==> design/flow/design.v <==
`timescale 1ns / 1ps
module dualPortRAM(clk,rst,wr_en,rd_en,din,wr_add,rd_add,dout);
	input clk,rst;
	input wr_en, rd_en;
	input [5:0] wr_add,rd_add;
	input [7:0] din;
	output reg [7:0] dout;
	reg [7:0] ram [63:0];
	integer i;
	always@(posedge clk or posedge rst)begin
		if(rst)begin
			for(i=0;i<64;i=i+1)begin
				ram[i] <= 8'd0;
			end
			dout <=8'd0;
		end
		else begin
			if(wr_en)begin
				ram[wr_add] <= din;
			end
			if(rd_en)begin
				dout <= ram[rd_add];
			end
		end
	end
endmodule
==> design/flow/run.sh <==
#!/bin/bash
# the make line also repeats each setting of config.mk as NAME=value (left out here)
make -C /OpenROAD-flow-scripts/flow DESIGN_CONFIG=/design/flow/config.mk WORK_HOME=/design/flow/orfs CLKGATE_MAP_FILE= finish
==> design/flow/config.mk <==
export PLATFORM = sky130hd
export DESIGN_NAME = dualPortRAM
export DESIGN_NICKNAME = dualPortRAM
export VERILOG_FILES = /design/flow/design.v
export SDC_FILE = /design/flow/constraint.sdc
export NUM_CORES = 4
export LEC_CHECK = 0
export ABC_AREA = 1
export CAP_MARGIN = 5
export CORE_MARGIN = 2
export CORE_UTILIZATION = 67
export SETUP_SLACK_MARGIN = 0.65
export SLEW_MARGIN = 20
==> design/flow/constraint.sdc <==
create_clock -name core_clock -period 2.22 [get_ports {clk}]
set_input_delay 0.4440 -clock core_clock [delete_from_list [all_inputs] [get_ports {clk}]]
set_output_delay 0.4440 -clock core_clock [all_outputs]
set_load 0.01 [all_outputs]
==> run summary, run 1 <==
run results: drt initial violations 3,275, IO buf count 31, NumNets Final 3,207, Longest Clk Path Bufs 3, crit path capture type output pin, clock-net power 8.84 mW, GR Overflow Total 0, global-route wire length before repair 129,000 µm, critical path endpoint dout[3], clock insertion delay at the later pin of the skew report 0.61 ns, logic area 0.0106 mm², via count 23,625, Tmin final 1.67 ns, synth-to-layout area growth 26.7%, OpenROAD warnings 31, initial antenna violation count 1, Pre-antenna DRT Iters 7, Worst Path Max Fanout 2, Total Wirelength 85,800 µm, fraction of registers with async set/reset 100%, Synth Seq Share 55.7%, met3 usage 10.7%, Seq power 11.6 mW, Int Power 16.9 mW, htree depth 2, max cap viols 0, chip area 0.0364 mm², Synth mux share 0%, Simple-Gate Fraction of Synth Area 29.4%, Yosys top cell area share 55.7%, actual slew at the worst max-slew pin 0.592 ns, R2R Path Start ram[38][0]$_DFFE_PP0P_, status complete, no violations, share of power burned in registers 49.9%, r2r endpoint dout[0]$_DFFE_PP0P_, Synthesized Nets 2,996, clock share of power 38.2%, DRC violations left 0, Crit path arrival time 1.23 ns, Max Slew Vio Count 0, wire per inst 23.4 µm, Vias/cell 6.43, final instance area 0.0296 mm², Final ANT Viol Nets 0, FP Core Util 67.8%, Diodes inserted 0, Post-Syn Area 0.0234 mm², CP delay by family, top flip-flops, YS warnings 2, CTS tree done, Cell Type Count 19, FF-to-FF path depth 8, setup violators final 0, Synth flops 520, WS Path Type reg2out, fill count 1,918, grt met1 use 59.5%, number of global-route vias before repair 22,693, Worst Hold Class in2async, maximum vdd ir drop 0.743 mV, Lkg Pwr 14.8 nW, CTS root buf clkbuf_16, flop-to-flop setup slack 0.71 ns, setup_tns 0 ns, die extent in x 191 µm, clock-pin slew on the worst setup and hold paths 0.07 ns, adder share 0%, RSZ-0062 raised after global routing true, area leader, netlist dfrtp_1, GR peak layer met2, Hold-fix buffers, CTS 0, slowest library cell on the worst path dfrtp_2, CP bufs+invs 1, crit path from dout[3]$_DFFE_PP0P_, period utilization 75.4%, WP data required 1.78 ns, core area 0.0345 mm², DP HPWL 53,200 µm, clock sinks 520, Flop area 0.0130 mm², cell count after synthesis 2,972, # rows 68, GRT Util Overall 47.5%, Layout Skew 0.0206 ns, max frequency 597 MHz, Top logic family simple AND/OR/NAND/NOR gates, GPL Wtd Cong 1.05, GR Layer Usage met2 72.7%, Psw 6.30 mW, I/O pin count 32, Comb power frac 11.9%, dpl cell area 0.0262 mm², yosys aoi share 11.3%, CTS Buf Count 52, Main synth FF type dfrtp_1, XOR/XNOR Area Share 0%, P_comb 2.76 mW, CP Depth 1, heaviest power group registers, switch share 27.2%, Slew HR 60.4%, CP startpoint kind flop, Final Hold Vio Count 0, Top cells by area dfrtp_1 (56%), nand2_1 (18%), o21ai_0 (10%), EDFF count, synth 0, largest net degree at the start of global routing 93, commonest cells in the netlist nand2_1 (1,146), dfrtp_1 (520), o21ai_0 (488), nand3_1 (289), nor2_1 (264), ys cells 2,972, max incr delay on CP 0.48 ns, YS chip area 0.0234 mm², PD cells 783 mW/mm², die height 191 µm, count leader, synth nand2_1, Avg Synthesized Cell Area 7.86 µm², CP Cell Sequence buf_6
metrics by stage:
stage	utilization, %	power (mW)	instances	hold slack, ns	worst slack, ns
after floorplan	-	12.9	2972	0.453	-5.29
after global placement	76.2	13.8	3551	0.466	-0.797
after detailed placement	76.2	14.0	3551	0.473	-0.870
after CTS	83.1	22.9	3661	0.185	0.557
after global routing	85.9	23.9	3674	0.196	0.533
final	85.9	23.2	3674	0.194	0.545
final cells by class:
class	count	area share, %
Sequential cell	520	44.0
Multi-Input combinational cell	2237	35.7
Timing Repair Buffer	325	12.0
Clock buffer	72	5.10
Tap cell	455	1.92
Inverter	47	0.744
Clock inverter	18	0.575
routing by layer:
| metal | share of wire, % | up-vias |
|---|---|---|
| met5 | 0.015 | - |
| met4 | 7.7 | 2 |
| met1 | 35 | 11168 |
| li1 | - | 10062 |
| met2 | 45 | 1907 |
| met3 | 12 | 486 |
repair_timing:
action / 4_1_cts / 5_1_grt
resized: 214 / 240
endpoints found under the hold margin: 0 / 0
buffers inserted: 14 / 11
setup endpoints to repair: 360 / 118
cloned: 6 / 2
pin swaps: 30 / 112
==> run 2: changes to the inputs <==
CAP_MARGIN = 20   (was 5)
CELL_PAD_IN_SITES_GLOBAL_PLACEMENT = 2   (was not set)
CORE_MARGIN = 10   (was 2)
CORE_UTILIZATION = 40   (was 67)
CTS_CLUSTER_SIZE = 54   (was not set)
GPL_TIMING_DRIVEN = 1   (was not set)
HOLD_SLACK_MARGIN = 0.24   (was not set)
MIN_ROUTING_LAYER = met2   (was not set)
SETUP_SLACK_MARGIN = not set   (was 0.65)
SLEW_MARGIN = 40   (was 20)
TNS_END_PERCENT = 20   (was not set)
clock period = 3.6 ns   (was 2.22 ns; I/O delays follow)
==> run 2 against run 1 <==
Still clean on timing, DRC and antenna. First-iteration DRC count up 87%. Worst hold slack improved by 0.29 ns. Clock skew up 0.010 ns. Power decreased by 36%. Clock-buffer cell count grew 17. Synthesized area unchanged. Non-clock buffer count down 167. Global-route usage down 5.6 points. Critical path type is now in2reg.
==> run summary, run 2 <==
run results: P_comb 1.47 mW (was 2.76 mW), Psw 4.13 mW (was 6.30 mW), Inst Count DP 3,727 (was 3,551), CP bufs+invs 5 (was 1), Int Power 10.6 mW (was 16.9 mW), Top cells by area dfrtp_1 (56%), nand2_1 (18%), o21ai_0 (10%) (unchanged), die extent in x 262 µm (was 191 µm), wire per inst 25.0 µm (was 23.4 µm), GR peak layer met3 (was met2), ys cells 2,972 (unchanged), DRC violations left 0 (unchanged), chip area 0.0684 mm² (was 0.0364 mm²), period utilization 87.0% (was 75.4%), PD cells 545 mW/mm² (was 783 mW/mm²), Total Wirelength 96,100 µm (was 85,800 µm), DP HPWL 60,400 µm (was 53,200 µm), WHS Endpoint ram[39][6]$_DFFE_PP0P_, dpl cell area 0.0251 mm² (was 0.0262 mm²), clock-pin slew on the worst setup and hold paths 0.06 ns (was 0.07 ns), met3 usage 57.1% (was 10.7%), critical path endpoint dout[5]$_DFFE_PP0P_ (was dout[3]), CP startpoint kind primary input (was flop), setup_tns 0 ns (unchanged), area leader, netlist dfrtp_1 (unchanged), R2R Path Start ram[32][5]$_DFFE_PP0P_ (was ram[38][0]$_DFFE_PP0P_), clock sinks 520 (unchanged), Seq power 7.10 mW (was 11.6 mW), NumNets Final 3,048 (was 3,207), largest net degree at the start of global routing 123 (was 93), Simple-Gate Fraction of Synth Area 29.4% (unchanged), max cap viols 0 (unchanged), adder share 0% (unchanged), Vias/cell 7.74 (was 6.43), CTS Buf Count 60 (was 52), die height 262 µm (was 191 µm), Flop area 0.0130 mm² (about the same), commonest cells in the netlist nand2_1 (1,146), dfrtp_1 (520), o21ai_0 (488), nand3_1 (289), nor2_1 (264) (unchanged), share of power burned in registers 48.1% (was 49.9%), maximum vdd ir drop 0.535 mV (was 0.743 mV), switch share 28.0% (was 27.2%), core area 0.0578 mm² (was 0.0345 mm²), I/O pin count 32 (unchanged), Comb power frac 9.9% (was 11.9%), post-CTS sizing 0 (was 214), max incr delay on CP 0.69 ns (was 0.48 ns), crit path from rd_add[4] (was dout[3]$_DFFE_PP0P_), Pre-antenna DRT Iters 10 (was 7), Final Hold Vio Count 0 (unchanged), Synth flops 520 (unchanged), Synth Seq Share 55.7% (unchanged), Final ANT Viol Nets 0 (unchanged), htree depth 2 (unchanged), Slew HR 39.9% (was 60.4%), YS warnings 2 (unchanged), global-route wire length before repair 140,000 µm (was 129,000 µm), clock insertion delay at the later pin of the skew report 0.67 ns (was 0.61 ns), grt met1 use 0% (was 59.5%), min-delay src ram[39][6]$_DFFE_PP0P_, CTS tree done (unchanged), count leader, synth nand2_1 (unchanged), WS Path Type in2reg (was reg2out), Synthesized Nets 2,996 (unchanged), Max Slew Vio Count 0 (unchanged), RSZ-0062 raised after global routing false (was true), CP Cell Sequence clkdlybuf4s50_1 -> inv_2 -> nand2_1 -> buf_4 -> inv_2 -> buf_12 -> nand4_1 -> nand2_1 -> nor2_1 -> nand2_1 -> nor2_1 -> nand3_1 -> o21bai_1 -> nand2_1 (was buf_6), Hold-fix buffers, CTS 0 (unchanged), yosys aoi share 11.3% (unchanged), EDFF count, synth 0 (unchanged), actual slew at the worst max-slew pin 0.899 ns (was 0.592 ns), number of global-route vias before repair 31,347 (was 22,693), FF-to-FF path depth 8 (unchanged), XOR/XNOR Area Share 0% (unchanged), GR Layer Usage met2 46.6% (was 72.7%), fin cells 3,844 (was 3,674), clock share of power 42.0% (was 38.2%), max frequency 319 MHz, Avg Synthesized Cell Area 7.86 µm² (unchanged), Crit path arrival time 3.67 ns (was 1.23 ns), flop-to-flop setup slack 1.50 ns (was 0.71 ns), Layout Skew 0.0308 ns (was 0.0206 ns), heaviest power group registers (unchanged), via count 29,759 (was 23,625), Cell Type Count 19 (unchanged), Post-Syn Area 0.0234 mm² (unchanged), logic area 0.00955 mm² (was 0.0106 mm²), drt initial violations 6,117 (was 3,275), fill count 5,845 (was 1,918), FP Core Util 40.4% (was 67.8%), CTS root buf clkbuf_16 (unchanged), post-CTS setup buffers 0 (was 14), final instance area 0.0271 mm² (was 0.0296 mm²), Hold Path Depth 2, CP delay by family, top simple AND/OR/NAND/NOR gates (was flip-flops), synth-to-layout area growth 16.1% (was 26.7%), Worst Hold Class reg2reg (was in2async), setup violators final 0 (unchanged), Tmin final 3.13 ns, GRT Util Overall 41.8% (was 47.5%), Main synth FF type dfrtp_1 (unchanged), r2r endpoint dout[5]$_DFFE_PP0P_ (was dout[0]$_DFFE_PP0P_), YS chip area 0.0234 mm² (unchanged), crit path capture type flop (was output pin), WP data required 4.14 ns (was 1.78 ns), Synth mux share 0% (unchanged), IO buf count 31 (unchanged), cell count after synthesis 2,972 (unchanged), status complete, no violations (unchanged), fraction of registers with async set/reset 100% (unchanged), initial antenna violation count 0 (was 1), Worst Path Max Fanout 39 (was 2), CP Depth 14 (was 1), Top logic family simple AND/OR/NAND/NOR gates (unchanged), GPL Wtd Cong 1.02 (was 1.05), most frequent CP cell nand2_1, Longest Clk Path Bufs 3 (unchanged), GR Overflow Total 0 (unchanged), Min Hold Slack 0.482 ns (was 0.194 ns), OpenROAD warnings 32 (was 31), clock-net power 6.21 mW (was 8.84 mW), Lkg Pwr 13.5 nW (was 14.8 nW), slowest library cell on the worst path clkdlybuf4s50_1 (was dfrtp_2), # rows 88 (was 68), Yosys top cell area share 55.7% (unchanged)
## run 2: per-layer routing
metal | up-vias | wire length [µm]
li1 | 9707 | -
met1 | 10411 | 0
met2 | 8604 | 43500
met3 | 985 | 41500
met4 | 52 | 9750
met5 | - | 1410
## run 2: final cells by class
cell class	count	share of cell area, %
flip-flops and latches	520	48.0
multi-input cells	2237	35.2
clock buffers	89	6.46
repair buffers	158	5.43
well taps	765	3.53
inverters	47	0.665
clock inverters	14	0.536
diodes	14	0.129
## run 2: stage by stage
| step | util (%) | worst slack [ns] | total power, mW |
|---|---|---|---|
| 2_1_floorplan | - | -4.18 | 7.94 |
| 3_3_place_gp | 43.5 | 0.0428 | 8.50 |
| 3_5_place_dp | 43.5 | 0.0685 | 8.56 |
| 4_1_cts | 46.8 | 0.745 | 14.6 |
| 5_1_grt | 46.8 | 0.385 | 15.2 |
| 6_report | 46.9 | 0.468 | 14.8 |
==> run 3: changes to the inputs <==
ABC_AREA = 0   (was 1)
CELL_PAD_IN_SITES_GLOBAL_PLACEMENT = not set   (was 2)
CORE_MARGIN = 2   (was 10)
CORE_UTILIZATION = 69   (was 40)
CTS_CLUSTER_DIAMETER = 44   (was not set)
CTS_CLUSTER_SIZE = 46   (was 54)
GPL_ROUTABILITY_DRIVEN = 1   (was not set)
HOLD_SLACK_MARGIN = not set   (was 0.24)
MIN_ROUTING_LAYER = not set   (was met2)
PLACE_DENSITY_LB_ADDON = 0.04   (was not set)
SETUP_SLACK_MARGIN = -0.2   (was not set)
SLEW_MARGIN = 20   (was 40)
TNS_END_PERCENT = not set   (was 20)
clock period = 2.12 ns   (was 3.6 ns; I/O delays follow)
==> run 3 against run 2 <==
Wire length up 7.4%. Largest cell class unchanged. Power up 67%. Sequential share of layout area down 4.2 points. Die size down 47%. Now fails the layout checks on setup timing.
==> run summary, run 3 <==
run results: status failed layout checks (was complete, no violations), layout check faults setup timing, crit path capture type flop (unchanged), Simple-Gate Fraction of Synth Area 10.4% (was 29.4%), fraction of registers with async set/reset 100% (unchanged), Layout Skew 0.0349 ns (was 0.0308 ns), Slew HR 34.6% (was 39.9%), r2r endpoint dout[4]$_DFFE_PP0P_ (was dout[5]$_DFFE_PP0P_), # rows 67 (was 88), switch share 28.5% (was 28.0%), clock insertion delay at the later pin of the skew report 0.64 ns (was 0.67 ns), Hold-fix buffers, CTS 0 (unchanged), Top cells by area dfrtp_1 (55%), mux2_2 (25%), nand3_1 (3.0%) (was dfrtp_1 (56%), nand2_1 (18%), o21ai_0 (10%)), Worst Hold Class in2reg (was reg2reg), area leader, netlist dfrtp_1 (unchanged), setup_tns -1.24 ns (was 0 ns), Pre-antenna DRT Iters 8 (was 10), Worst Path Max Fanout 17 (was 39), number of global-route vias before repair 21,137 (was 31,347), Min Hold Slack 0.256 ns (was 0.482 ns), critical path endpoint dout[4]$_DFFE_PP0P_ (was dout[5]$_DFFE_PP0P_), htree depth 2 (unchanged), commonest cells in the netlist mux2_2 (521), dfrtp_1 (520), nand3_1 (143), clkbuf_1 (107), a32oi_1 (78) (was nand2_1 (1,146), dfrtp_1 (520), o21ai_0 (488), nand3_1 (289), nor2_1 (264)), Max Slew Vio Count 0 (unchanged), post-route setup slack -0.235 ns (was 0.468 ns), Top logic family multiplexers (was simple AND/OR/NAND/NOR gates), global-route wire length before repair 148,000 µm (was 140,000 µm), Hold Path Depth 2 (unchanged), Comb power frac 12.5% (was 9.9%), CP startpoint kind primary input (unchanged), setup violators final 25 (was 0), Int Power 17.7 mW (was 10.6 mW), I/O pin count 32 (unchanged), Seq power 12.2 mW (was 7.10 mW), Psw 7.05 mW (was 4.13 mW), P_comb 3.09 mW (was 1.47 mW), drt initial violations 4,178 (was 6,117), Crit path arrival time 2.84 ns (was 3.67 ns), Post-Syn Area 0.0238 mm² (was 0.0234 mm²), crit path from rd_add[3] (was rd_add[4]), fin cells 2,625 (was 3,844), Main synth FF type dfrtp_1 (unchanged), CTS Buf Count 48 (was 60), YS warnings 2 (unchanged), Synth mux share 25.0% (was 0%), min-delay src din[6] (was ram[39][6]$_DFFE_PP0P_), flop-to-flop setup slack -0.17 ns (was 1.50 ns), WS Path Type in2reg (unchanged), Longest Clk Path Bufs 3 (unchanged), GRT Util Overall 58.7% (was 41.8%), fill count 1,498 (was 5,845), PD cells 833 mW/mm² (was 545 mW/mm²), maximum vdd ir drop 1.14 mV (was 0.535 mV), max frequency 425 MHz, clock-net power 9.44 mW (was 6.21 mW), clock share of power 38.2% (was 42.0%), CP delay by family, top simple AND/OR/NAND/NOR gates (unchanged), Final ANT Viol Nets 0 (unchanged), via count 21,063 (was 29,759), IO buf count 31 (unchanged), Cell Type Count 60 (was 19), DRC violations left 0 (unchanged), CP bufs+invs 3 (was 5), max cap viols 0 (unchanged), chip area 0.0360 mm² (was 0.0684 mm²), DP HPWL 67,000 µm (was 60,400 µm), Synthesized Nets 1,875 (was 2,996), Synth flops 520 (unchanged), clock-pin slew on the worst setup and hold paths 0.07 ns (was 0.06 ns), initial antenna violation count 8 (was 0), OpenROAD warnings 27 (was 32), GR Overflow Total 0 (unchanged), Avg Synthesized Cell Area 12.8 µm² (was 7.86 µm²), die height 190 µm (was 262 µm), WP data required 2.61 ns (was 4.14 ns), WHS Endpoint ram[7][6]$_DFFE_PP0P_ (was ram[39][6]$_DFFE_PP0P_), CTS tree done (unchanged), NumNets Final 2,159 (was 3,048), CP Cell Sequence clkbuf_2 -> buf_6 -> and4_2 -> and2_1 -> buf_4 -> a32oi_1 -> nand4_1 -> nor4b_4 -> a21oi_1 (was clkdlybuf4s50_1 -> inv_2 -> nand2_1 -> buf_4 -> inv_2 -> buf_12 -> nand4_1 -> nand2_1 -> nor2_1 -> nand2_1 -> nor2_1 -> nand3_1 -> o21bai_1 -> nand2_1), yosys aoi share 6.78% (was 11.3%), Vias/cell 8.02 (was 7.74), synth-to-layout area growth 24.8% (was 16.1%), R2R Path Start ram[50][4]$_DFFE_PP0P_ (was ram[32][5]$_DFFE_PP0P_), XOR/XNOR Area Share 0% (unchanged), CP Depth 9 (was 14), core area 0.0337 mm² (was 0.0578 mm²), heaviest power group registers (unchanged), clock sinks 520 (unchanged), CTS root buf clkbuf_16 (unchanged), Final Hold Vio Count 0 (unchanged), Inst Count DP 2,532 (was 3,727), Total Wirelength 103,000 µm (was 96,100 µm), Lkg Pwr 14.1 nW (was 13.5 nW), YS chip area 0.0238 mm² (was 0.0234 mm²), Synth Seq Share 54.7% (was 55.7%), GPL Wtd Cong 1.06 (was 1.02), adder share 0% (unchanged), share of power burned in registers 49.3% (was 48.1%), period utilization 111% (was 87.0%), slowest library cell on the worst path nor4b_4 (was clkdlybuf4s50_1), wire per inst 39.3 µm (was 25.0 µm), FP Core Util 70.6% (was 40.4%), actual slew at the worst max-slew pin 0.978 ns (was 0.899 ns), ys cells 1,851 (was 2,972), Tmin final 2.35 ns, cell count after synthesis 1,851 (was 2,972), die extent in x 190 µm (was 262 µm), max incr delay on CP 0.56 ns (was 0.69 ns), EDFF count, synth 0 (unchanged), FF-to-FF path depth 6 (was 8), count leader, synth mux2_2 (was nand2_1), largest net degree at the start of global routing 65 (was 123), Yosys top cell area share 54.7% (was 55.7%)
==> run 3: layout make-up <==
class	count	area, µm²	area share [%]
diodes	4	10.0	0.0337
well taps	448	561	1.89
clock buffers	53	1260	4.25
flip-flops and latches	520	13000	43.9
inverters	1	7.51	0.0253
repair buffers	398	4070	13.7
multi-input cells	1166	10300	34.8
clock inverters	35	422	1.42
==> run 3: per-stage QoR <==
stage	total power [mW]	area [µm²]	util, %	setup WS [ns]
2_1_floorplan	13.7	23800	-	-5.37
3_3_place_gp	14.8	27800	82.5	-1.34
3_5_place_dp	15.1	27800	82.5	-1.38
4_1_cts	24.3	29600	88.0	-0.155
5_1_grt	25.1	29700	88.0	-0.159
6_report	24.7	29700	88.0	-0.235
==> run 3: repair_timing <==
item / in CTS / in global routing
gates resized: 43 / 22
buffers inserted: 2 / 1
endpoints found under the setup margin: 8 / 6
pin swaps: 9 / 8
==> run 3: per-layer routing <==
layer | vias up | GRT usage, % | part of all wire (%) | wire (µm)
met5 | - | 1.65 | 0.12 | 121
met4 | 8 | 44.5 | 11 | 11400
li1 | 7564 | - | - | -
met3 | 882 | 30.7 | 17 | 17600
met1 | 10249 | 68.8 | 32 | 32700
met2 | 2360 | 81.6 | 40 | 41400
==> run 4: changes to the inputs <==
ABC_AREA = not set   (was 0)
CAP_MARGIN = 5   (was 20)
CORE_UTILIZATION = 72   (was 69)
CTS_CLUSTER_DIAMETER = 90   (was 44)
CTS_CLUSTER_SIZE = 23   (was 46)
GPL_ROUTABILITY_DRIVEN = not set   (was 1)
GPL_TIMING_DRIVEN = not set   (was 1)
PLACE_DENSITY = 0.65   (was not set)
PLACE_DENSITY_LB_ADDON = not set   (was 0.04)
SETUP_SLACK_MARGIN = -0.15   (was -0.2)
clock period = 1.98 ns   (was 2.12 ns; I/O delays follow)
==> run 4 against run 3 <==
Still fails the layout checks on setup timing. Worst hold slack lost 0.19 ns. Critical path type unchanged. Critical path depth is the same. Synthesized area unchanged. Sequential share of layout area rose by 1.1 points. Register-to-register slack got worse by 0.03 ns. Synthesized cell count did not move. Core utilization is 0.99 points higher. Highest routed layer unchanged. Clock-buffer cell count down 26.
==> run summary, run 4 <==
run results: setup violators final 60 (was 25), PD cells 777 mW/mm² (was 833 mW/mm²), clock sinks 520 (unchanged), via count 21,197 (was 21,063), Final ANT Viol Nets 0 (unchanged), Yosys top cell area share 54.7% (unchanged), met3 usage 36.5% (was 30.7%), critical path endpoint dout[4]$_DFFE_PP0P_ (unchanged), GR Overflow Total 0 (unchanged), # rows 66 (was 67), FP Core Util 73.1% (was 70.6%), GR Layer Usage met2 80.9% (was 81.6%), Synth mux share 25.0% (unchanged), maximum vdd ir drop 0.928 mV (was 1.14 mV), Psw 6.36 mW (was 7.05 mW), period utilization 125% (was 111%), crit path from rd_add[0] (was rd_add[3]), largest net degree at the start of global routing 65 (unchanged), max incr delay on CP 0.68 ns (was 0.56 ns), DRC violations left 0 (unchanged), crit path capture type flop (unchanged), GPL Wtd Cong 1.16 (was 1.06), wire per inst 39.8 µm (was 39.3 µm), GR peak layer met2 (unchanged), CP delay by family, top simple AND/OR/NAND/NOR gates (unchanged), Synth Seq Share 54.7% (unchanged), core area 0.0325 mm² (was 0.0337 mm²), Total Wirelength 103,000 µm (about the same), die extent in x 186 µm (was 190 µm), switch share 28.3% (was 28.5%), drt initial violations 4,733 (was 4,178), slowest library cell on the worst path nand4_1 (was nor4b_4), share of power burned in registers 58.6% (was 49.3%), Seq power 13.2 mW (was 12.2 mW), CP startpoint kind primary input (unchanged), fin util 89.0% (was 88.0%), Avg Synthesized Cell Area 12.8 µm² (unchanged), chip area 0.0345 mm² (was 0.0360 mm²), IO buf count 31 (unchanged), Cell Type Count 60 (unchanged), r2r endpoint dout[4]$_DFFE_PP0P_ (unchanged), clock-pin slew on the worst setup and hold paths 0.10 ns (was 0.07 ns), Comb power frac 15.1% (was 12.5%), Crit path arrival time 2.95 ns (was 2.84 ns), Hold-fix buffers, CTS 0 (unchanged), YS chip area 0.0238 mm² (unchanged), post-route setup slack -0.489 ns (was -0.235 ns), Synth flops 520 (unchanged), synth-to-layout area growth 21.8% (was 24.8%), Lkg Pwr 13.9 nW (was 14.1 nW), Layout Skew 0.0175 ns (was 0.0349 ns), Worst Path Max Fanout 8 (was 17), fill count 1,465 (was 1,498), OpenROAD warnings 30 (was 27), Main synth FF type dfrtp_1 (unchanged), XOR/XNOR Area Share 0% (unchanged), FF-to-FF path depth 5 (was 6), adder share 0% (unchanged), status failed layout checks (unchanged), clock share of power 26.3% (was 38.2%), Place WS -1.33 ns (was -1.38 ns), max cap viols 0 (unchanged), layout check faults setup timing (unchanged), max frequency 405 MHz, global-route wire length before repair 144,000 µm (was 148,000 µm), I/O pin count 32 (unchanged), R2R Path Start ram[30][4]$_DFFE_PP0P_ (was ram[50][4]$_DFFE_PP0P_), Synthesized Nets 1,875 (unchanged), Slew HR 31.0% (was 34.6%), YS warnings 2 (unchanged), Longest Clk Path Bufs 3 (unchanged), commonest cells in the netlist mux2_2 (521), dfrtp_1 (520), nand3_1 (143), clkbuf_1 (107), a32oi_1 (78) (unchanged), count leader, synth mux2_2 (unchanged), heaviest power group registers (unchanged), P_comb 3.39 mW (was 3.09 mW), Vias/cell 8.21 (was 8.02), grt met1 use 69.6% (was 68.8%), WS Path Type in2reg (unchanged), DP HPWL 67,900 µm (was 67,000 µm), die height 186 µm (was 190 µm), Max Slew Vio Count 0 (unchanged), Worst Hold Class in2async (was in2reg), flop-to-flop setup slack -0.20 ns (was -0.17 ns), CTS root buf clkbuf_16 (unchanged), Simple-Gate Fraction of Synth Area 10.4% (unchanged), CP bufs+invs 3 (unchanged), clock-net power 5.92 mW (was 9.44 mW), Top logic family multiplexers (unchanged), number of global-route vias before repair 20,527 (was 21,137), Tmin final 2.47 ns, actual slew at the worst max-slew pin 1.03 ns (was 0.978 ns), htree depth 1 (was 2), GRT Util Overall 60.1% (was 58.7%), cell count after synthesis 1,851 (unchanged), NumNets Final 2,160 (was 2,159), RSZ-0062 raised after global routing true, CTS tree done (unchanged), CTS Buf Count 26 (was 48), Pre-antenna DRT Iters 15 (was 8), WP data required 2.46 ns (was 2.61 ns), area leader, netlist dfrtp_1 (unchanged), fraction of registers with async set/reset 100% (unchanged), clock insertion delay at the later pin of the skew report 0.61 ns (was 0.64 ns), initial antenna violation count 13 (was 8), Top cells by area dfrtp_1 (55%), mux2_2 (25%), nand3_1 (3.0%) (unchanged), CP Cell Sequence buf_2 -> bufbuf_16 -> and4b_2 -> and2_4 -> buf_6 -> a32oi_1 -> nand4_1 -> nor4b_2 -> a21oi_1 (was clkbuf_2 -> buf_6 -> and4_2 -> and2_1 -> buf_4 -> a32oi_1 -> nand4_1 -> nor4b_4 -> a21oi_1), Final Hold Vio Count 0 (unchanged), CP Depth 9 (unchanged), EDFF count, synth 0 (unchanged), Int Power 16.1 mW (was 17.7 mW), ys cells 1,851 (unchanged), Post-Syn Area 0.0238 mm² (unchanged), yosys aoi share 6.78% (unchanged)
[run 4: timing repair]
action / CTS / global route
buffers inserted: 9 / 5
setup endpoints to repair: 8 / 41
gates resized: 59 / 43
cloned: 3 / 0
pin swaps: 14 / 22
[run 4: area by class of cell]
type / instances / area [µm²] / share of cell area (%)
Sequential cell: 520 / 13000 / 44.9
Multi-Input combinational cell: 1166 / 10400 / 36.0
Timing Repair Buffer: 421 / 4270 / 14.7
Clock buffer: 27 / 676 / 2.33
Tap cell: 442 / 553 / 1.91
Clock inverter: 1 / 11.3 / 0.0389
Inverter: 1 / 7.51 / 0.0259
Antenna cell: 3 / 7.51 / 0.0259
[run 4: stage by stage]
stage	cells	instance area, µm²	setup TNS, ns	hold slack [ns]	power, mW
2_1_floorplan	1851	23800	-2852.17	0.471	14.7
3_3_place_gp	2535	27800	-129.93	0.480	16.0
3_5_place_dp	2535	27800	-167.07	0.488	16.3
4_1_cts	2574	28800	-1.44	0.0919	22.0
5_1_grt	2578	29000	-3.76	0.0893	22.8
6_report	2581	29000	-6.32	0.0647	22.5
[run 4: layer usage]
layer	wire, µm	share of wire (%)	up-vias
met5	365	0.36	-
met4	11500	11	16
met3	18800	18	938
met2	40100	39	2418
met1	31900	31	10307
li1	-	-	7518
==> run 5: changes to the inputs <==
CORE_UTILIZATION = 70   (was 72)
CTS_CLUSTER_DIAMETER = not set   (was 90)
CTS_CLUSTER_SIZE = 24   (was 23)
SETUP_SLACK_MARGIN = -0.21   (was -0.15)
clock period = 2.22 ns   (was 1.98 ns; I/O delays follow)
==> run 5 against run 4 <==
Critical endpoint is now dout[0]$_DFFE_PP0P_. Still fails the layout checks on setup timing. Highest routed layer unchanged. Worst hold slack better by 0.29 ns. Global-route usage rose by 3.0 points. Combinational power down 6%. Synthesized cell count did not move. Synthesized area unchanged. Die size grew 2.8%. First-iteration DRC count grew 17%.
==> run summary, run 5 <==
run results: status failed layout checks (unchanged), wire per inst 44.0 µm (was 39.8 µm), Synthesized Nets 1,875 (unchanged), fin util 90.1% (was 89.0%), Psw 6.85 mW (was 6.36 mW), Yosys top cell area share 54.7% (unchanged), crit path capture type flop (unchanged), RSZ-0062 raised after global routing true (unchanged), yosys aoi share 6.78% (unchanged), P_comb 3.19 mW (was 3.39 mW), max cap viols 0 (unchanged), adder share 0% (unchanged), Synth mux share 25.0% (unchanged), chip area 0.0355 mm² (was 0.0345 mm²), area leader, netlist dfrtp_1 (unchanged), post-route setup slack -0.602 ns (was -0.489 ns), critical path endpoint dout[0]$_DFFE_PP0P_ (was dout[4]$_DFFE_PP0P_), EDFF count, synth 0 (unchanged), fill count 1,300 (was 1,465), Layout Skew 0.0272 ns (was 0.0175 ns), CTS root buf clkbuf_16 (unchanged), CP bufs+invs 5 (was 3), count leader, synth mux2_2 (unchanged), IO buf count 31 (unchanged), Main synth FF type dfrtp_1 (unchanged), core area 0.0335 mm² (was 0.0325 mm²), Worst Hold Class in2async (unchanged), Final Hold Vio Count 0 (unchanged), Comb power frac 13.1% (was 15.1%), I/O pin count 32 (unchanged), switch share 28.1% (was 28.3%), Seq power 11.8 mW (was 13.2 mW), CTS tree done (unchanged), actual slew at the worst max-slew pin 0.962 ns (was 1.03 ns), Min Hold Slack 0.352 ns (was 0.0647 ns), cell count after synthesis 1,851 (unchanged), die height 188 µm (was 186 µm), layout check faults setup timing (unchanged), WP data required 2.70 ns (was 2.46 ns), Crit path arrival time 3.30 ns (was 2.95 ns), WS Path Type in2reg (unchanged), maximum vdd ir drop 0.814 mV (was 0.928 mV), # rows 67 (was 66), Vias/cell 8.59 (was 8.21), most frequent CP cell buf_4, R2R Path Start ram[62][0]$_DFFE_PP0P_ (was ram[30][4]$_DFFE_PP0P_), Pre-antenna DRT Iters 22 (was 15), logic area 0.0104 mm² (about the same), largest net degree at the start of global routing 70 (was 65), Longest Clk Path Bufs 3 (unchanged), clock-pin slew on the worst setup and hold paths 0.07 ns (was 0.10 ns), max incr delay on CP 0.82 ns (was 0.68 ns), GRT Util Overall 63.1% (was 60.1%), GPL Wtd Cong 1.11 (was 1.16), commonest cells in the netlist mux2_2 (521), dfrtp_1 (520), nand3_1 (143), clkbuf_1 (107), a32oi_1 (78) (unchanged), YS warnings 2 (unchanged), CP delay by family, top simple AND/OR/NAND/NOR gates (unchanged), setup violators final 8 (was 60), OpenROAD warnings 30 (unchanged), clock-net power 9.42 mW (was 5.92 mW), Slew HR 35.7% (was 31.0%), synth-to-layout area growth 27.1% (was 21.8%), max frequency 354 MHz, Avg Synthesized Cell Area 12.8 µm² (unchanged), die extent in x 188 µm (was 186 µm), CP Cell Sequence buf_4 -> buf_12 -> buf_4 -> buf_4 -> nor4bb_4 -> and2_1 -> buf_4 -> a32oi_1 -> nand4_1 -> nor4_4 -> a21oi_1 (was buf_2 -> bufbuf_16 -> and4b_2 -> and2_4 -> buf_6 -> a32oi_1 -> nand4_1 -> nor4b_2 -> a21oi_1), YS chip area 0.0238 mm² (unchanged), FF-to-FF path depth 5 (unchanged), number of global-route vias before repair 21,662 (was 20,527), Top cells by area dfrtp_1 (55%), mux2_2 (25%), nand3_1 (3.0%) (unchanged), htree depth 2 (was 1), global-route wire length before repair 157,000 µm (was 144,000 µm), drt initial violations 5,541 (was 4,733), CP Depth 11 (was 9), Simple-Gate Fraction of Synth Area 10.4% (unchanged), CTS Buf Count 52 (was 26), heaviest power group registers (unchanged), GR Overflow Total 0 (unchanged), Synth Seq Share 54.7% (unchanged), slowest library cell on the worst path nand4_1 (unchanged), fraction of registers with async set/reset 100% (unchanged), Post-Syn Area 0.0238 mm² (unchanged), DRC violations left 0 (unchanged), Total Wirelength 119,000 µm (was 103,000 µm), DP HPWL 68,200 µm (was 67,900 µm), Tmin final 2.82 ns, setup_tns -2.45 ns (was -6.32 ns), clock share of power 38.6% (was 26.3%), flop-to-flop setup slack -0.33 ns (was -0.20 ns), CP startpoint kind primary input (unchanged), via count 23,141 (was 21,197), Top logic family multiplexers (unchanged), Worst Path Max Fanout 8 (unchanged), Final Power 24.4 mW (was 22.5 mW), Int Power 17.6 mW (was 16.1 mW), final instance area 0.0302 mm² (was 0.0290 mm²), clock insertion delay at the later pin of the skew report 0.64 ns (was 0.61 ns), XOR/XNOR Area Share 0% (unchanged), Cell Type Count 60 (unchanged), NumNets Final 2,206 (was 2,160), clock sinks 520 (unchanged), r2r endpoint dout[0]$_DFFE_PP0P_ (was dout[4]$_DFFE_PP0P_), crit path from rd_add[1] (was rd_add[0]), PD cells 808 mW/mm² (was 777 mW/mm²), initial antenna violation count 16 (was 13), Final ANT Viol Nets 0 (unchanged), share of power burned in registers 48.4% (was 58.6%), dpl cell area 0.0278 mm² (unchanged), period utilization 127% (was 125%), Flop area 0.0130 mm² (about the same), Synth flops 520 (unchanged), Lkg Pwr 14.4 nW (was 13.9 nW), FP Core Util 70.9% (was 73.1%), ys cells 1,851 (unchanged), Hold-fix buffers, CTS 0 (unchanged), Max Slew Vio Count 0 (unchanged)
==> run 5: final cells by class <==
| class | instances | share of cell area, % |
|---|---|---|
| repair buffers | 441 | 14.5 |
| inverters | 1 | 0.0248 |
| well taps | 448 | 1.85 |
| flip-flops and latches | 520 | 43.1 |
| clock inverters | 20 | 0.716 |
| clock buffers | 76 | 5.14 |
| diodes | 22 | 0.182 |
| multi-input cells | 1166 | 34.5 |
==> run 5: per-stage QoR <==
| stage | cells | setup WS, ns |
|---|---|---|
| 6_report | 2694 | -0.602 |
| 5_1_grt | 2681 | -0.365 |
| 4_1_cts | 2648 | -0.195 |
| 3_5_place_dp | 2550 | -1.66 |
| 3_3_place_gp | 2550 | -1.75 |
| 2_1_floorplan | 1851 | -5.29 |
==> run 5: repair_timing <==
item / CTS / global route
gates resized: 43 / 51
pin swaps: 8 / 17
endpoints found under the setup margin: 8 / 8
gates cloned: 1 / 3
buffers inserted: 1 / 26
==> run 5: routing by layer <==
metal / wire, µm / track usage (%) / vias to the layer above
met5: 793 / 8.52 / -
met4: 15100 / 48.8 / 22
met3: 23000 / 41.0 / 1336
met2: 43800 / 82.2 / 3124
met1: 35800 / 72.5 / 10987
li1: - / - / 7672
==> run 6: changes to the inputs <==
CAP_MARGIN = 20   (was 5)
CORE_UTILIZATION = 43   (was 70)
CTS_CLUSTER_SIZE = not set   (was 24)
PLACE_DENSITY = not set   (was 0.65)
SETUP_SLACK_MARGIN = not set   (was -0.21)
clock period = 3.57 ns   (was 2.22 ns; I/O delays follow)
==> run 6 against run 5 <==
The run now finishes clean. Non-clock buffer count down 159. Core utilization down 38 points. Final area down 5.1%. Die size up 61%. Clock skew up 0.0086 ns. First-iteration DRC count down 56%. Power down 37%. Register-to-register slack better by 1.6 ns. Synthesized area unchanged. Sequential cell count unchanged. Clock power down 31%. Sequential share of layout area up 2.3 points.
==> run summary, run 6 <==
run results: status complete, no violations (was failed layout checks), count leader, synth mux2_2 (unchanged), Lkg Pwr 13.4 nW (was 14.4 nW), grt met1 use 49.9% (was 72.5%), maximum vdd ir drop 0.375 mV (was 0.814 mV), Cell Type Count 60 (unchanged), Worst Hold Class in2async (unchanged), CTS Buf Count 56 (was 52), switch share 25.3% (was 28.1%), CP delay by family, top simple AND/OR/NAND/NOR gates (unchanged), core area 0.0549 mm² (was 0.0335 mm²), GR Overflow Total 0 (unchanged), crit path capture type flop (unchanged), area leader, netlist dfrtp_1 (unchanged), r2r endpoint dout[7]$_DFFE_PP0P_ (was dout[0]$_DFFE_PP0P_), Max Slew Vio Count 0 (unchanged), R2R Path Start ram[41][7]$_DFFE_PP0P_ (was ram[62][0]$_DFFE_PP0P_), Simple-Gate Fraction of Synth Area 10.4% (unchanged), Final ANT Viol Nets 0 (unchanged), Layout Skew 0.0358 ns (was 0.0272 ns), Psw 3.90 mW (was 6.85 mW), Longest Clk Path Bufs 3 (unchanged), Synth flops 520 (unchanged), Final Power 15.4 mW (was 24.4 mW), CP Depth 10 (was 11), final instance area 0.0287 mm² (was 0.0302 mm²), Pre-antenna DRT Iters 6 (was 22), # rows 86 (was 67), WS Path Type in2reg (unchanged), Crit path arrival time 3.59 ns (was 3.30 ns), GRT Util Overall 36.2% (was 63.1%), GPL Wtd Cong 1.03 (was 1.11), actual slew at the worst max-slew pin 1.03 ns (was 0.962 ns), max incr delay on CP 0.50 ns (was 0.82 ns), Post-Syn Area 0.0238 mm² (unchanged), Yosys top cell area share 54.7% (unchanged), wire per inst 36.9 µm (was 44.0 µm), post-CTS sizing 0 (was 43), most frequent CP cell buf_4 (unchanged), dpl cell area 0.0266 mm² (was 0.0278 mm²), setup violators final 0 (was 8), Total Wirelength 102,000 µm (was 119,000 µm), commonest cells in the netlist mux2_2 (521), dfrtp_1 (520), nand3_1 (143), clkbuf_1 (107), a32oi_1 (78) (unchanged), clock share of power 42.5% (was 38.6%), CTS tree done (unchanged), number of global-route vias before repair 18,407 (was 21,662), Final Hold Vio Count 0 (unchanged), CTS root buf clkbuf_16 (unchanged), FF-to-FF path depth 6 (was 5), initial antenna violation count 4 (was 16), flop-to-flop setup slack 1.26 ns (was -0.33 ns), met3 usage 8.78% (was 41.0%), max frequency 323 MHz, yosys aoi share 6.78% (unchanged), period utilization 86.7% (was 127%), clock-net power 6.54 mW (was 9.42 mW), die height 239 µm (was 188 µm), Vias/cell 6.70 (was 8.59), critical path endpoint dout[3]$_DFFE_PP0P_ (was dout[0]$_DFFE_PP0P_), Comb power frac 10.7% (was 13.1%), DRC violations left 0 (unchanged), EDFF count, synth 0 (unchanged), htree depth 2 (unchanged), fill count 4,711 (was 1,300), max cap viols 0 (unchanged), WP data required 4.06 ns (was 2.70 ns), heaviest power group registers (unchanged), ys cells 1,851 (unchanged), Synthesized Nets 1,875 (unchanged), CP bufs+invs 4 (was 5), RSZ-0062 raised after global routing false (was true), crit path from rd_add[2] (was rd_add[1]), Top cells by area dfrtp_1 (55%), mux2_2 (25%), nand3_1 (3.0%) (unchanged), chip area 0.0572 mm² (was 0.0355 mm²), XOR/XNOR Area Share 0% (unchanged), fraction of registers with async set/reset 100% (unchanged), cell count after synthesis 1,851 (unchanged), drt initial violations 2,438 (was 5,541), share of power burned in registers 46.8% (was 48.4%), Diodes inserted 0 (was 22), Synth mux share 25.0% (unchanged), Tmin final 3.10 ns, adder share 0% (unchanged), clock insertion delay at the later pin of the skew report 0.64 ns (about the same), clock sinks 520 (unchanged), P_comb 1.66 mW (was 3.19 mW), NumNets Final 2,051 (was 2,206), Int Power 11.5 mW (was 17.6 mW), YS warnings 2 (unchanged), Main synth FF type dfrtp_1 (unchanged), global-route wire length before repair 144,000 µm (was 157,000 µm), CP Cell Sequence clkdlybuf4s50_1 -> buf_12 -> and4_1 -> buf_4 -> and2_1 -> buf_4 -> a32oi_1 -> nand4_1 -> nor4_1 -> a21oi_1 (was buf_4 -> buf_12 -> buf_4 -> buf_4 -> nor4bb_4 -> and2_1 -> buf_4 -> a32oi_1 -> nand4_1 -> nor4_4 -> a21oi_1), fin util 52.3% (was 90.1%), IO buf count 31 (unchanged), GR peak layer met2 (unchanged), post-CTS setup buffers 0 (was 1), Top logic family multiplexers (unchanged), clock-pin slew on the worst setup and hold paths 0.06 ns (was 0.07 ns), FP Core Util 43.3% (was 70.9%), DP HPWL 71,500 µm (was 68,200 µm), PD cells 537 mW/mm² (was 808 mW/mm²), die extent in x 239 µm (was 188 µm), Synth Seq Share 54.7% (unchanged), OpenROAD warnings 29 (was 30), GR Layer Usage met2 52.5% (was 82.2%), slowest library cell on the worst path a32oi_1 (was nand4_1), YS chip area 0.0238 mm² (unchanged), I/O pin count 32 (unchanged), via count 18,607 (was 23,141), Seq power 7.21 mW (was 11.8 mW), Worst Path Max Fanout 22 (was 8), CP startpoint kind primary input (unchanged), Hold-fix buffers, CTS 0 (unchanged), largest net degree at the start of global routing 123 (was 70), Min Hold Slack 0.455 ns (was 0.352 ns), Slew HR 30.7% (was 35.7%), synth-to-layout area growth 20.6% (was 27.1%), Avg Synthesized Cell Area 12.8 µm² (unchanged)
## run 6: per-stage QoR
stage | instances | setup slack (ns) | setup TNS, ns
after floorplan | 1851 | -4.21 | -2188.28
after global placement | 2673 | -0.220 | -0.220
after detailed placement | 2673 | -0.124 | -0.124
after CTS | 2777 | 0.535 | 0
after global routing | 2777 | 0.450 | 0
final | 2777 | 0.475 | 0
## run 6: final cells by class
cell class / count / area (µm²) / area share, %
sequential: 520 / 13000 / 45.4
multi-input combinational: 1166 / 10100 / 35.4
timing repair buffer: 282 / 2580 / 8.99
clock buffer: 82 / 1660 / 5.79
tap: 704 / 881 / 3.07
clock inverter: 22 / 400 / 1.40
inverter: 1 / 7.51 / 0.0262
## run 6: per-layer routing
metal | vias to the layer above | wire [µm]
li1 | 7311 | -
met1 | 9780 | 41700
met2 | 1207 | 43300
met3 | 303 | 10600
met4 | 6 | 6630
met5 | - | 39
==> run 7: changes to the inputs <==
CELL_PAD_IN_SITES_GLOBAL_PLACEMENT = 3   (was not set)
CORE_ASPECT_RATIO = 1.37   (was not set)
CORE_UTILIZATION = 40   (was 43)
GPL_ROUTABILITY_DRIVEN = 0   (was not set)
HOLD_SLACK_MARGIN = 0.08   (was not set)
MAX_ROUTING_LAYER = met4   (was not set)
SETUP_SLACK_MARGIN = -0.32   (was not set)
clock period = 3.6 ns   (was 3.57 ns; I/O delays follow)
==> run 7 against run 6 <==
Now fails the layout checks on setup timing. Register-to-register slack got worse by 0.11 ns. Highest routed layer is now met4. Non-clock buffer count is 6 higher. Global-route usage is 1.5 points higher. Clock-buffer cell count fell by 4. Final cell count grew 3.2%. Critical endpoint is now dout[6]$_DFFE_PP0P_. Worst hold slack got worse by 0.067 ns. Die size rose by 7.4%. Clock skew decreased by 0.0087 ns.
==> run summary, run 7 <==
run results: status failed layout checks (was complete, no violations), layout check faults setup timing, Worst Path Max Fanout 17 (was 22), Tmin final 3.68 ns, P_comb 1.67 mW (was 1.66 mW), Synth mux share 25.0% (unchanged), global-route wire length before repair 152,000 µm (was 144,000 µm), CP bufs+invs 4 (unchanged), slowest library cell on the worst path nor4b_1 (was a32oi_1), dpl cell area 0.0267 mm² (was 0.0266 mm²), cell count after synthesis 1,851 (unchanged), CTS tree done (unchanged), PD cells 513 mW/mm² (was 537 mW/mm²), r2r endpoint dout[6]$_DFFE_PP0P_ (was dout[7]$_DFFE_PP0P_), Crit path arrival time 4.14 ns (was 3.59 ns), final instance area 0.0285 mm² (was 0.0287 mm²), most frequent CP cell buf_4 (unchanged), DP HPWL 77,400 µm (was 71,500 µm), max frequency 271 MHz, Final Hold Vio Count 0 (unchanged), Synth Seq Share 54.7% (unchanged), die extent in x 212 µm (was 239 µm), clock-net power 5.87 mW (was 6.54 mW), Lkg Pwr 13.3 nW (was 13.4 nW), Main synth FF type dfrtp_1 (unchanged), maximum vdd ir drop 0.361 mV (was 0.375 mV), Seq power 7.07 mW (was 7.21 mW), flop-to-flop setup slack 1.15 ns (was 1.26 ns), initial antenna violation count 1 (was 4), Final ANT Viol Nets 0 (unchanged), commonest cells in the netlist mux2_2 (521), dfrtp_1 (520), nand3_1 (143), clkbuf_1 (107), a32oi_1 (78) (unchanged), CP startpoint kind primary input (unchanged), count leader, synth mux2_2 (unchanged), crit path capture type flop (unchanged), die height 289 µm (was 239 µm), heaviest power group registers (unchanged), drt initial violations 1,770 (was 2,438), I/O pin count 32 (unchanged), CP Depth 10 (unchanged), Vias/cell 6.32 (was 6.70), Simple-Gate Fraction of Synth Area 10.4% (unchanged), crit path from rd_add[1] (was rd_add[2]), clock-pin slew on the worst setup and hold paths 0.07 ns (was 0.06 ns), share of power burned in registers 48.4% (was 46.8%), XOR/XNOR Area Share 0% (unchanged), switch share 26.0% (was 25.3%), period utilization 102% (was 86.7%), WP data required 4.06 ns (about the same), Synthesized Nets 1,875 (unchanged), Synth flops 520 (unchanged), Diodes inserted 0 (unchanged), post-route setup slack -0.0844 ns (was 0.475 ns), max incr delay on CP 0.93 ns (was 0.50 ns), Top cells by area dfrtp_1 (55%), mux2_2 (25%), nand3_1 (3.0%) (unchanged), Top logic family multiplexers (unchanged), htree depth 2 (unchanged), Avg Synthesized Cell Area 12.8 µm² (unchanged), Post-Syn Area 0.0238 mm² (unchanged), adder share 0% (unchanged), Slew HR 33.7% (was 30.7%), OpenROAD warnings 33 (was 29), post-CTS setup buffers 0 (unchanged), CTS root buf clkbuf_16 (unchanged), GRT Util Overall 37.7% (was 36.2%), ys cells 1,851 (unchanged), number of global-route vias before repair 18,017 (was 18,407), Comb power frac 11.4% (was 10.7%), YS warnings 2 (unchanged), max cap viols 0 (unchanged), yosys aoi share 6.78% (unchanged), fraction of registers with async set/reset 100% (unchanged), IO buf count 31 (unchanged), chip area 0.0614 mm² (was 0.0572 mm²), largest net degree at the start of global routing 116 (was 123), EDFF count, synth 0 (unchanged), Place WS -0.696 ns (was -0.124 ns), wire per inst 38.8 µm (was 36.9 µm), core area 0.0588 mm² (was 0.0549 mm²), NumNets Final 2,055 (was 2,051), Yosys top cell area share 54.7% (unchanged), clock insertion delay at the later pin of the skew report 0.63 ns (was 0.64 ns), clock share of power 40.2% (was 42.5%), Cell Type Count 60 (unchanged), fill count 5,359 (was 4,711), area leader, netlist dfrtp_1 (unchanged), via count 18,116 (was 18,607), Psw 3.80 mW (was 3.90 mW), actual slew at the worst max-slew pin 0.980 ns (was 1.03 ns), Hold-fix buffers, CTS 0 (unchanged), Layout Skew 0.0271 ns (was 0.0358 ns), Pre-antenna DRT Iters 6 (unchanged), GR Overflow Total 0 (unchanged), critical path endpoint dout[6]$_DFFE_PP0P_ (was dout[3]$_DFFE_PP0P_), synth-to-layout area growth 19.7% (was 20.6%), Int Power 10.8 mW (was 11.5 mW), # rows 104 (was 86), post-CTS sizing 0 (unchanged), Total Wirelength 111,000 µm (was 102,000 µm), Max Slew Vio Count 0 (unchanged), clock sinks 520 (unchanged), CTS Buf Count 54 (was 56), CP delay by family, top simple AND/OR/NAND/NOR gates (unchanged), FF-to-FF path depth 5 (was 6), FP Core Util 40.4% (was 43.3%), R2R Path Start ram[28][6]$_DFFE_PP0P_ (was ram[41][7]$_DFFE_PP0P_), Worst Hold Class in2async (unchanged), CP Cell Sequence clkdlybuf4s50_1 -> buf_4 -> buf_4 -> and4_1 -> buf_4 -> and2_1 -> a32oi_1 -> nand4_1 -> nor4b_1 -> a21oi_1 (was clkdlybuf4s50_1 -> buf_12 -> and4_1 -> buf_4 -> and2_1 -> buf_4 -> a32oi_1 -> nand4_1 -> nor4_1 -> a21oi_1), WS Path Type in2reg (unchanged), YS chip area 0.0238 mm² (unchanged), setup violators final 1 (was 0), Longest Clk Path Bufs 3 (unchanged), DRC violations left 0 (unchanged)
-- run 7: layout make-up --
| cell class | instances | area [µm²] | area share, % |
|---|---|---|---|
| multi-input cells | 1166 | 10200 | 35.7 |
| clock buffers | 78 | 1560 | 5.49 |
| flip-flops and latches | 520 | 13000 | 45.7 |
| clock inverters | 18 | 246 | 0.866 |
| inverters | 1 | 7.51 | 0.0264 |
| repair buffers | 288 | 2470 | 8.69 |
| well taps | 795 | 995 | 3.49 |
-- run 7: per-stage QoR --
stage / utilization [%] / power, mW / std cells / hold WS [ns] / setup TNS (ns)
3_5_place_dp: 45.3 / 8.82 / 2770 / 0.484 / -1.37
6_report: 48.4 / 14.6 / 2866 / 0.388 / -0.0844
2_1_floorplan: - / 8.07 / 1851 / 0.471 / -2175.80
3_3_place_gp: 45.3 / 8.76 / 2770 / 0.479 / -1.36
5_1_grt: 48.4 / 15.1 / 2866 / 0.400 / -0.0367
4_1_cts: 48.4 / 14.7 / 2866 / 0.377 / -0.0891
-- run 7: metal layers --
layer  global-route usage [%]  vias to the layer above  wire, µm
met3                     5.53                      239      7040
met1                     47.6                     9738     45300
met4                     20.7                        0      7550
li1                         -                     7328         -
met2                     58.3                      811     51200
met5                        -                        -         0
==> run 8: changes to the inputs <==
CELL_PAD_IN_SITES_GLOBAL_PLACEMENT = not set   (was 3)
CORE_ASPECT_RATIO = not set   (was 1.37)
CORE_UTILIZATION = 65   (was 40)
GPL_ROUTABILITY_DRIVEN = not set   (was 0)
HOLD_SLACK_MARGIN = not set   (was 0.08)
MAX_ROUTING_LAYER = not set   (was met4)
SETUP_SLACK_MARGIN = 0.68   (was -0.32)
clock period = 2.66 ns   (was 3.6 ns; I/O delays follow)
==> run 8 against run 7 <==
The run now finishes clean. Non-clock buffer count is 110 higher. Worst hold slack lost 0.17 ns. Die size shrank 38%. Clock skew is 0.0048 ns higher. Sequential cell count is the same. Via count up 12%. Core utilization is 36 points higher. First-iteration DRC count grew 87%.
==> run summary, run 8 <==
run results: Lkg Pwr 14.4 nW (was 13.3 nW), clock-pin slew on the worst setup and hold paths 0.06 ns (was 0.07 ns), initial antenna violation count 1 (unchanged), # rows 70 (was 104), die extent in x 195 µm (was 212 µm), CP startpoint kind primary input (unchanged), PD cells 659 mW/mm² (was 513 mW/mm²), Seq power 9.75 mW (was 7.07 mW), XOR/XNOR Area Share 0% (unchanged), actual slew at the worst max-slew pin 0.813 ns (was 0.980 ns), GRT Util Overall 53.2% (was 37.7%), FF-to-FF path depth 6 (was 5), setup_tns 0 ns (was -0.0844 ns), dpl cell area 0.0272 mm² (was 0.0267 mm²), FP Core Util 65.4% (was 40.4%), CP Depth 11 (was 10), period utilization 79.0% (was 102%), Hold-fix buffers, CTS 0 (unchanged), clock insertion delay at the later pin of the skew report 0.65 ns (was 0.63 ns), Synthesized Nets 1,875 (unchanged), WS Path Type in2reg (unchanged), Post-Syn Area 0.0238 mm² (unchanged), global-route wire length before repair 142,000 µm (was 152,000 µm), Pre-antenna DRT Iters 9 (was 6), Vias/cell 7.64 (was 6.32), crit path from rd_add[5] (was rd_add[1]), DP HPWL 67,600 µm (was 77,400 µm), GPL Wtd Cong 1.07, Final ANT Viol Nets 0 (unchanged), OpenROAD warnings 34 (was 33), htree depth 2 (unchanged), WP data required 3.18 ns (was 4.06 ns), fin cells 2,653 (was 2,866), Simple-Gate Fraction of Synth Area 10.4% (unchanged), die height 195 µm (was 289 µm), Comb power frac 12.4% (was 11.4%), max cap viols 0 (unchanged), clock-net power 7.88 mW (was 5.87 mW), count leader, synth mux2_2 (unchanged), number of global-route vias before repair 19,872 (was 18,017), status complete, no violations (was failed layout checks), fin util 84.0% (was 48.4%), crit path capture type flop (unchanged), via count 20,265 (was 18,116), largest net degree at the start of global routing 105 (was 116), synth-to-layout area growth 28.4% (was 19.7%), share of power burned in registers 48.4% (about the same), CP bufs+invs 5 (was 4), clock sinks 520 (unchanged), Top logic family multiplexers (unchanged), flop-to-flop setup slack 0.64 ns (was 1.15 ns), GR Overflow Total 0 (unchanged), Psw 5.27 mW (was 3.80 mW), r2r endpoint dout[4]$_DFFE_PP0P_ (was dout[6]$_DFFE_PP0P_), Layout Skew 0.0320 ns (was 0.0271 ns), commonest cells in the netlist mux2_2 (521), dfrtp_1 (520), nand3_1 (143), clkbuf_1 (107), a32oi_1 (78) (unchanged), heaviest power group registers (unchanged), core area 0.0363 mm² (was 0.0588 mm²), EDFF count, synth 0 (unchanged), cell count after synthesis 1,851 (unchanged), Tmin final 2.10 ns, wire per inst 38.0 µm (was 38.8 µm), Total Wirelength 101,000 µm (was 111,000 µm), Cell Type Count 60 (unchanged), DRC violations left 0 (unchanged), CP Cell Sequence buf_2 -> buf_4 -> nor2b_4 -> buf_12 -> buf_4 -> a22o_1 -> a32oi_1 -> nand4_1 -> nor4b_2 -> buf_4 -> a21oi_1 (was clkdlybuf4s50_1 -> buf_4 -> buf_4 -> and4_1 -> buf_4 -> and2_1 -> a32oi_1 -> nand4_1 -> nor4b_1 -> a21oi_1), Top cells by area dfrtp_1 (55%), mux2_2 (25%), nand3_1 (3.0%) (unchanged), Longest Clk Path Bufs 3 (unchanged), Slew HR 45.8% (was 33.7%), Final Hold Vio Count 0 (unchanged), yosys aoi share 6.78% (unchanged), most frequent CP cell buf_4 (unchanged), Synth flops 520 (unchanged), Yosys top cell area share 54.7% (unchanged), critical path endpoint dout[4]$_DFFE_PP0P_ (was dout[6]$_DFFE_PP0P_), CTS tree done (unchanged), CP delay by family, top buffers and inverters (was simple AND/OR/NAND/NOR gates), switch share 26.2% (was 26.0%), fraction of registers with async set/reset 100% (unchanged), NumNets Final 2,164 (was 2,055), YS warnings 2 (unchanged), R2R Path Start ram[18][4]$_DFFE_PP0P_ (was ram[28][6]$_DFFE_PP0P_), adder share 0% (unchanged), maximum vdd ir drop 0.736 mV (was 0.361 mV), P_comb 2.49 mW (was 1.67 mW), I/O pin count 32 (unchanged), clock share of power 39.2% (was 40.2%), max incr delay on CP 0.39 ns (was 0.93 ns), Int Power 14.9 mW (was 10.8 mW), ys cells 1,851 (unchanged), setup violators final 0 (was 1), final instance area 0.0305 mm² (was 0.0285 mm²), Main synth FF type dfrtp_1 (unchanged), Crit path arrival time 2.62 ns (was 4.14 ns), Inst Count DP 2,498 (was 2,770), max frequency 476 MHz, CTS root buf clkbuf_16 (unchanged), Worst Hold Class in2async (unchanged), Avg Synthesized Cell Area 12.8 µm² (unchanged), chip area 0.0381 mm² (was 0.0614 mm²), RSZ-0062 raised after global routing true, YS chip area 0.0238 mm² (unchanged), area leader, netlist dfrtp_1 (unchanged), slowest library cell on the worst path a32oi_1 (was nor4b_1), Synth Seq Share 54.7% (unchanged), Synth mux share 25.0% (unchanged), drt initial violations 3,306 (was 1,770), CTS Buf Count 53 (was 54), IO buf count 31 (unchanged), Max Slew Vio Count 0 (unchanged), Worst Path Max Fanout 8 (was 17)
run 8: metrics by stage:
step,hold WS (ns),power [mW],setup slack (ns)
floorplan,0.471,11.0,-4.94
global route,0.239,20.5,0.573
detailed placement,0.485,12.0,-0.856
CTS,0.231,19.9,0.640
global placement,0.479,11.9,-0.792
finish,0.216,20.1,0.559
run 8: per-layer routing:
| layer | share of wire, % | GRT usage, % | wire length [µm] | vias to the layer above |
|---|---|---|---|---|
| met5 | 0 | 1.40 | 0 | - |
| met4 | 10 | 40.5 | 10500 | 0 |
| met3 | 15 | 22.7 | 15400 | 631 |
| met2 | 40 | 72.1 | 40400 | 1962 |
| met1 | 34 | 67.5 | 34600 | 10104 |
| li1 | - | - | - | 7568 |
run 8: final cells by class:
| cell class | count | area, µm² |
|---|---|---|
| flip-flops and latches | 520 | 13000 |
| fillers | 1913 | 5820 |
| clock buffers | 82 | 1640 |
| clock inverters | 16 | 203 |
| repair buffers | 398 | 4070 |
| diodes | 2 | 5.00 |
| well taps | 468 | 586 |
| inverters | 1 | 7.51 |
| multi-input cells | 1166 | 11000 |
run 8: what timing repair did:
item                                    CTS  global route
endpoints found under the setup margin   76           156
resized                                 172            78
gates cloned                              5             0
buffers inserted                         31            19
pin swaps                                53            40
==> run 9: changes to the inputs <==
ABC_AREA = 1   (was not set)
CORE_UTILIZATION = 72   (was 65)
CTS_CLUSTER_DIAMETER = 258   (was not set)
CTS_CLUSTER_SIZE = 10   (was not set)
PLACE_DENSITY = 0.37   (was not set)
SETUP_SLACK_MARGIN = not set   (was 0.68)
clock period = 1.99 ns   (was 2.66 ns; I/O delays follow)
==> run 9 against run 8 <==
The flow now stops in 5_1_grt. Die size shrank 11%. Synthesized cell count grew 61%. Synthesized area is 1.8% lower.
==> run summary, run 9 <==
run results: core area 0.0317 mm² (was 0.0363 mm²), area leader, netlist dfrtp_1 (unchanged), Simple-Gate Fraction of Synth Area 29.4% (was 10.4%), XOR/XNOR Area Share 0% (unchanged), Main synth FF type dfrtp_1 (unchanged), Synth flops 520 (unchanged), fraction of registers with async set/reset 100% (unchanged), adder share 0% (unchanged), yosys aoi share 11.3% (was 6.78%), commonest cells in the netlist nand2_1 (1,146), dfrtp_1 (520), o21ai_0 (488), nand3_1 (289), nor2_1 (264) (was mux2_2 (521), dfrtp_1 (520), nand3_1 (143), clkbuf_1 (107), a32oi_1 (78)), Cell Type Count 19 (was 60), Top logic family simple AND/OR/NAND/NOR gates (was multiplexers), Post-Syn Area 0.0234 mm² (was 0.0238 mm²), Fail Step 5_1_grt, Synth mux share 0% (was 25.0%), YS warnings 2 (unchanged), ys cells 2,972 (was 1,851), IO buf count 31 (unchanged), die height 184 µm (was 195 µm), Yosys top cell area share 55.7% (was 54.7%), Synthesized Nets 2,996 (was 1,875), status did not finish (was complete, no violations), cell count after synthesis 2,972 (was 1,851), clock sinks 520 (unchanged), I/O pin count 32 (unchanged), Longest Clk Path Bufs 3 (unchanged), CTS Buf Count 57 (was 53), # rows 65 (was 70), FP Core Util 73.6% (was 65.4%), Inst Count DP 3,499 (was 2,498), count leader, synth nand2_1 (was mux2_2), htree depth 2 (unchanged), Synth Seq Share 55.7% (was 54.7%), GPL Wtd Cong 1.02 (was 1.07), post-CTS setup buffers 0 (was 31), YS chip area 0.0234 mm² (was 0.0238 mm²), Place WS -1.09 ns (was -0.856 ns), CTS root buf clkbuf_16 (unchanged), DP HPWL 55,300 µm (was 67,600 µm), EDFF count, synth 0 (unchanged), Top cells by area dfrtp_1 (56%), nand2_1 (18%), o21ai_0 (10%) (was dfrtp_1 (55%), mux2_2 (25%), nand3_1 (3.0%)), dpl cell area 0.0264 mm² (was 0.0272 mm²), Avg Synthesized Cell Area 7.86 µm² (was 12.8 µm²), chip area 0.0339 mm² (was 0.0381 mm²), die extent in x 184 µm (was 195 µm)
## run 9: per-stage QoR
| stage | hold WS [ns] | utilization, % | setup TNS (ns) |
|---|---|---|---|
| after floorplan | 0.453 | - | -2845.56 |
| after global placement | 0.466 | 83.1 | -42.82 |
| after detailed placement | 0.473 | 83.1 | -71.33 |
| after CTS | 0.116 | 88.3 | 0 |
## run 9: timing repair
action	in CTS
pin swaps	1
setup endpoints to repair	12
hold endpoints to repair	0
resized	48
hold buffers	0
cloned	2
Power and IR drop assume default switching activity.
